## pe_tile_new_unq1
module pe_tile_new_unq1 (
clk,
config_addr,
config_data,
out_BUS16_S0_T0,
in_BUS16_S0_T0,
out_BUS16_S0_T1,
in_BUS16_S0_T1,
out_BUS16_S0_T2,
in_BUS16_S0_T2,
out_BUS16_S0_T3,
in_BUS16_S0_T3,
out_BUS16_S0_T4,
in_BUS16_S0_T4,
out_BUS16_S1_T0,
in_BUS16_S1_T0,
out_BUS16_S1_T1,
in_BUS16_S1_T1,
out_BUS16_S1_T2,
in_BUS16_S1_T2,
out_BUS16_S1_T3,
in_BUS16_S1_T3,
out_BUS16_S1_T4,
in_BUS16_S1_T4,
out_BUS16_S2_T0,
in_BUS16_S2_T0,
out_BUS16_S2_T1,
in_BUS16_S2_T1,
out_BUS16_S2_T2,
in_BUS16_S2_T2,
out_BUS16_S2_T3,
in_BUS16_S2_T3,
out_BUS16_S2_T4,
in_BUS16_S2_T4,
out_BUS16_S3_T0,
in_BUS16_S3_T0,
out_BUS16_S3_T1,
in_BUS16_S3_T1,
out_BUS16_S3_T2,
in_BUS16_S3_T2,
out_BUS16_S3_T3,
in_BUS16_S3_T3,
out_BUS16_S3_T4,
in_BUS16_S3_T4,
out_BUS1_S0_T0,
in_BUS1_S0_T0,
out_BUS1_S0_T1,
in_BUS1_S0_T1,
out_BUS1_S0_T2,
in_BUS1_S0_T2,
out_BUS1_S0_T3,
in_BUS1_S0_T3,
out_BUS1_S0_T4,
in_BUS1_S0_T4,
out_BUS1_S1_T0,
in_BUS1_S1_T0,
out_BUS1_S1_T1,
in_BUS1_S1_T1,
out_BUS1_S1_T2,
in_BUS1_S1_T2,
out_BUS1_S1_T3,
in_BUS1_S1_T3,
out_BUS1_S1_T4,
in_BUS1_S1_T4,
out_BUS1_S2_T0,
in_BUS1_S2_T0,
out_BUS1_S2_T1,
in_BUS1_S2_T1,
out_BUS1_S2_T2,
in_BUS1_S2_T2,
out_BUS1_S2_T3,
in_BUS1_S2_T3,
out_BUS1_S2_T4,
in_BUS1_S2_T4,
out_BUS1_S3_T0,
in_BUS1_S3_T0,
out_BUS1_S3_T1,
in_BUS1_S3_T1,
out_BUS1_S3_T2,
in_BUS1_S3_T2,
out_BUS1_S3_T3,
in_BUS1_S3_T3,
out_BUS1_S3_T4,
in_BUS1_S3_T4,
reset,
tile_id
);
For scale: ~6,400 cells after synthesis, ~760 I/O pins, about 0.051 mm2 of cells after synthesis.
==> flow/config.mk <==
export PLATFORM = sky130hd
export DESIGN_NAME = pe_tile_new_unq1
export DESIGN_NICKNAME = pe_tile_new_unq1
export VERILOG_FILES = /design/flow/design.v
export SDC_FILE = /design/flow/constraint.sdc
export NUM_CORES = 4
export LEC_CHECK = 0
export CAP_MARGIN = 20
export CORE_MARGIN = 2
export CORE_UTILIZATION = 69
export CTS_CLUSTER_DIAMETER = 381
export CTS_CLUSTER_SIZE = 58
export HOLD_SLACK_MARGIN = 0.29
export SETUP_SLACK_MARGIN = 3.75
export SLEW_MARGIN = 20
==> flow/constraint.sdc <==
create_clock -name core_clock -period 14.6 [get_ports {clk}]
set_input_delay 2.9200 -clock core_clock [delete_from_list [all_inputs] [get_ports {clk}]]
set_output_delay 2.9200 -clock core_clock [all_outputs]
set_load 0.01 [all_outputs]
run.sh (not shown) runs the stock make flow with config.mk's settings and CLKGATE_MAP_FILE=.
The starting point died in 5_1_grt on GRT-0116.
Rerun with:
--- a/flow/config.mk
+++ b/flow/config.mk
@@ -9,7 +9,3 @@
 export CORE_MARGIN = 2
-export CORE_UTILIZATION = 69
-export CTS_CLUSTER_DIAMETER = 381
-export CTS_CLUSTER_SIZE = 58
-export HOLD_SLACK_MARGIN = 0.29
-export SETUP_SLACK_MARGIN = 3.75
+export CORE_UTILIZATION = 40
 export SLEW_MARGIN = 20
==> flow/constraint.sdc (replaced) <==
create_clock -name core_clock -period 10.6 [get_ports {clk}]
set_input_delay 2.1200 -clock core_clock [delete_from_list [all_inputs] [get_ports {clk}]]
set_output_delay 2.1200 -clock core_clock [all_outputs]
set_load 0.01 [all_outputs]
=>
- The changed run ran to the end with violations: negative setup slack
- die size is higher by 71%
- synthesized cell count does not change
- synthesized area does not change
Rerun with:
--- a/flow/config.mk
+++ b/flow/config.mk
@@ -9,3 +9,6 @@
 export CORE_MARGIN = 2
-export CORE_UTILIZATION = 40
+export CORE_UTILIZATION = 55
+export CTS_CLUSTER_DIAMETER = 42
+export SETUP_SLACK_MARGIN = 2.77
 export SLEW_MARGIN = 20
+export TNS_END_PERCENT = 5
=> Now the flow ended with an error in 5_1_grt, error GRT-0232. Area after synthesis is unchanged. Die area shrinks by 27%. Synthesized cell count does not change.

---

pe_tile_new_unq1 again, from the RTL that the note above started with.
==> flow/design.v (excerpt) <==
module pe_tile_new_unq1 (
clk,
config_addr,
config_data,
out_BUS16_S0_T0,
in_BUS16_S0_T0,
out_BUS16_S0_T1,
in_BUS16_S0_T1,
out_BUS16_S0_T2,
in_BUS16_S0_T2,
out_BUS16_S0_T3,
in_BUS16_S0_T3,
out_BUS16_S0_T4,
in_BUS16_S0_T4,
out_BUS16_S1_T0,
in_BUS16_S1_T0,
out_BUS16_S1_T1,
in_BUS16_S1_T1,
out_BUS16_S1_T2,
in_BUS16_S1_T2,
out_BUS16_S1_T3,
in_BUS16_S1_T3,
out_BUS16_S1_T4,
in_BUS16_S1_T4,
out_BUS16_S2_T0,
in_BUS16_S2_T0,
out_BUS16_S2_T1,
in_BUS16_S2_T1,
out_BUS16_S2_T2,
in_BUS16_S2_T2,
out_BUS16_S2_T3,
in_BUS16_S2_T3,
out_BUS16_S2_T4,
in_BUS16_S2_T4,
out_BUS16_S3_T0,
in_BUS16_S3_T0,
out_BUS16_S3_T1,
in_BUS16_S3_T1,
out_BUS16_S3_T2,
in_BUS16_S3_T2,
out_BUS16_S3_T3,
in_BUS16_S3_T3,
out_BUS16_S3_T4,
in_BUS16_S3_T4,
out_BUS1_S0_T0,
in_BUS1_S0_T0,
out_BUS1_S0_T1,
in_BUS1_S0_T1,
out_BUS1_S0_T2,
in_BUS1_S0_T2,
out_BUS1_S0_T3,
in_BUS1_S0_T3,
out_BUS1_S0_T4,
in_BUS1_S0_T4,
out_BUS1_S1_T0,
in_BUS1_S1_T0,
out_BUS1_S1_T1,
in_BUS1_S1_T1,
out_BUS1_S1_T2,
in_BUS1_S1_T2,
out_BUS1_S1_T3,
in_BUS1_S1_T3,
out_BUS1_S1_T4,
in_BUS1_S1_T4,
out_BUS1_S2_T0,
in_BUS1_S2_T0,
out_BUS1_S2_T1,
in_BUS1_S2_T1,
out_BUS1_S2_T2,
in_BUS1_S2_T2,
out_BUS1_S2_T3,
in_BUS1_S2_T3,
out_BUS1_S2_T4,
in_BUS1_S2_T4,
out_BUS1_S3_T0,
in_BUS1_S3_T0,
out_BUS1_S3_T1,
in_BUS1_S3_T1,
out_BUS1_S3_T2,
in_BUS1_S3_T2,
out_BUS1_S3_T3,
in_BUS1_S3_T3,
out_BUS1_S3_T4,
in_BUS1_S3_T4,
reset,
tile_id
);
==> flow/config.mk <==
export PLATFORM = sky130hd
export DESIGN_NAME = pe_tile_new_unq1
export DESIGN_NICKNAME = pe_tile_new_unq1
export VERILOG_FILES = /design/flow/design.v
export SDC_FILE = /design/flow/constraint.sdc
export NUM_CORES = 4
export LEC_CHECK = 0
export ABC_AREA = 1
export CAP_MARGIN = 5
export CELL_PAD_IN_SITES_DETAIL_PLACEMENT = 0
export CELL_PAD_IN_SITES_GLOBAL_PLACEMENT = 3
export CORE_ASPECT_RATIO = 1.82
export CORE_MARGIN = 2
export CORE_UTILIZATION = 40
export CTS_CLUSTER_DIAMETER = 240
export CTS_CLUSTER_SIZE = 81
export GPL_ROUTABILITY_DRIVEN = 1
export MIN_ROUTING_LAYER = met2
export PLACE_DENSITY_LB_ADDON = 0.03
export SLEW_MARGIN = 15
==> flow/constraint.sdc <==
create_clock -name core_clock -period 11.1 [get_ports {clk}]
set_input_delay 2.2200 -clock core_clock [delete_from_list [all_inputs] [get_ports {clk}]]
set_output_delay 2.2200 -clock core_clock [all_outputs]
set_load 0.01 [all_outputs]
The baseline aborted during 3_3_place_gp (FLW-0024).
Change:
==> flow/config.mk (replaced) <==
export PLATFORM = sky130hd
export DESIGN_NAME = pe_tile_new_unq1
export DESIGN_NICKNAME = pe_tile_new_unq1
export VERILOG_FILES = /design/flow/design.v
export SDC_FILE = /design/flow/constraint.sdc
export NUM_CORES = 4
export LEC_CHECK = 0
export CAP_MARGIN = 20
export CORE_MARGIN = 2
export CORE_UTILIZATION = 45
export SLEW_MARGIN = 20
==> flow/constraint.sdc (replaced) <==
create_clock -name core_clock -period 10.6 [get_ports {clk}]
set_input_delay 2.1200 -clock core_clock [delete_from_list [all_inputs] [get_ports {clk}]]
set_output_delay 2.1200 -clock core_clock [all_outputs]
set_load 0.01 [all_outputs]
=> The new run finished with negative setup slack left; synthesized area rises by 3.0%; synthesized cell count falls by 17%; die area came out lower by 8.5%.
Change:
--- a/flow/config.mk
+++ b/flow/config.mk
@@ -6,6 +6,15 @@
 export NUM_CORES = 4
 export LEC_CHECK = 0
+export ABC_AREA = 0
 export CAP_MARGIN = 20
+export CELL_PAD_IN_SITES_GLOBAL_PLACEMENT = 1
 export CORE_MARGIN = 2
-export CORE_UTILIZATION = 45
+export CORE_UTILIZATION = 50
+export CTS_CLUSTER_SIZE = 43
+export GPL_ROUTABILITY_DRIVEN = 1
+export HOLD_SLACK_MARGIN = 0.29
+export MAX_ROUTING_LAYER = met5
+export MIN_ROUTING_LAYER = met1
+export PLACE_DENSITY = 0.43
+export SETUP_SLACK_MARGIN = 2.8
 export SLEW_MARGIN = 20
The new run completed and failed the layout checks on negative setup slack.
Via count grows by about 3%.
Setup slack improved by 0.16 ns.
Routed wire length fell by 2.4%.
Register-to-register slack improved by 2.6 ns.
Hold slack gains 0.0066 ns.
Clock skew drops by 0.021 ns.
Die size went down by about 10%.
Cell count goes down by about 0.5%.
Change:
--- a/flow/config.mk
+++ b/flow/config.mk
@@ -10,11 +10,9 @@
 export CELL_PAD_IN_SITES_GLOBAL_PLACEMENT = 1
 export CORE_MARGIN = 2
-export CORE_UTILIZATION = 50
+export CORE_UTILIZATION = 57
 export CTS_CLUSTER_SIZE = 43
 export GPL_ROUTABILITY_DRIVEN = 1
-export HOLD_SLACK_MARGIN = 0.29
+export HOLD_SLACK_MARGIN = 0.08
 export MAX_ROUTING_LAYER = met5
 export MIN_ROUTING_LAYER = met1
-export PLACE_DENSITY = 0.43
-export SETUP_SLACK_MARGIN = 2.8
 export SLEW_MARGIN = 20
==> flow/constraint.sdc (replaced) <==
create_clock -name core_clock -period 15.8 [get_ports {clk}]
set_input_delay 3.1600 -clock core_clock [delete_from_list [all_inputs] [get_ports {clk}]]
set_output_delay 3.1600 -clock core_clock [all_outputs]
set_load 0.01 [all_outputs]
Result: The new run reached the layout checks and failed them: negative setup slack. Count of clock-buffer cells in the layout went down by 3. Design area drops by 18%. Core utilization fell by 4.7 points. Die size came out lower by 12%.
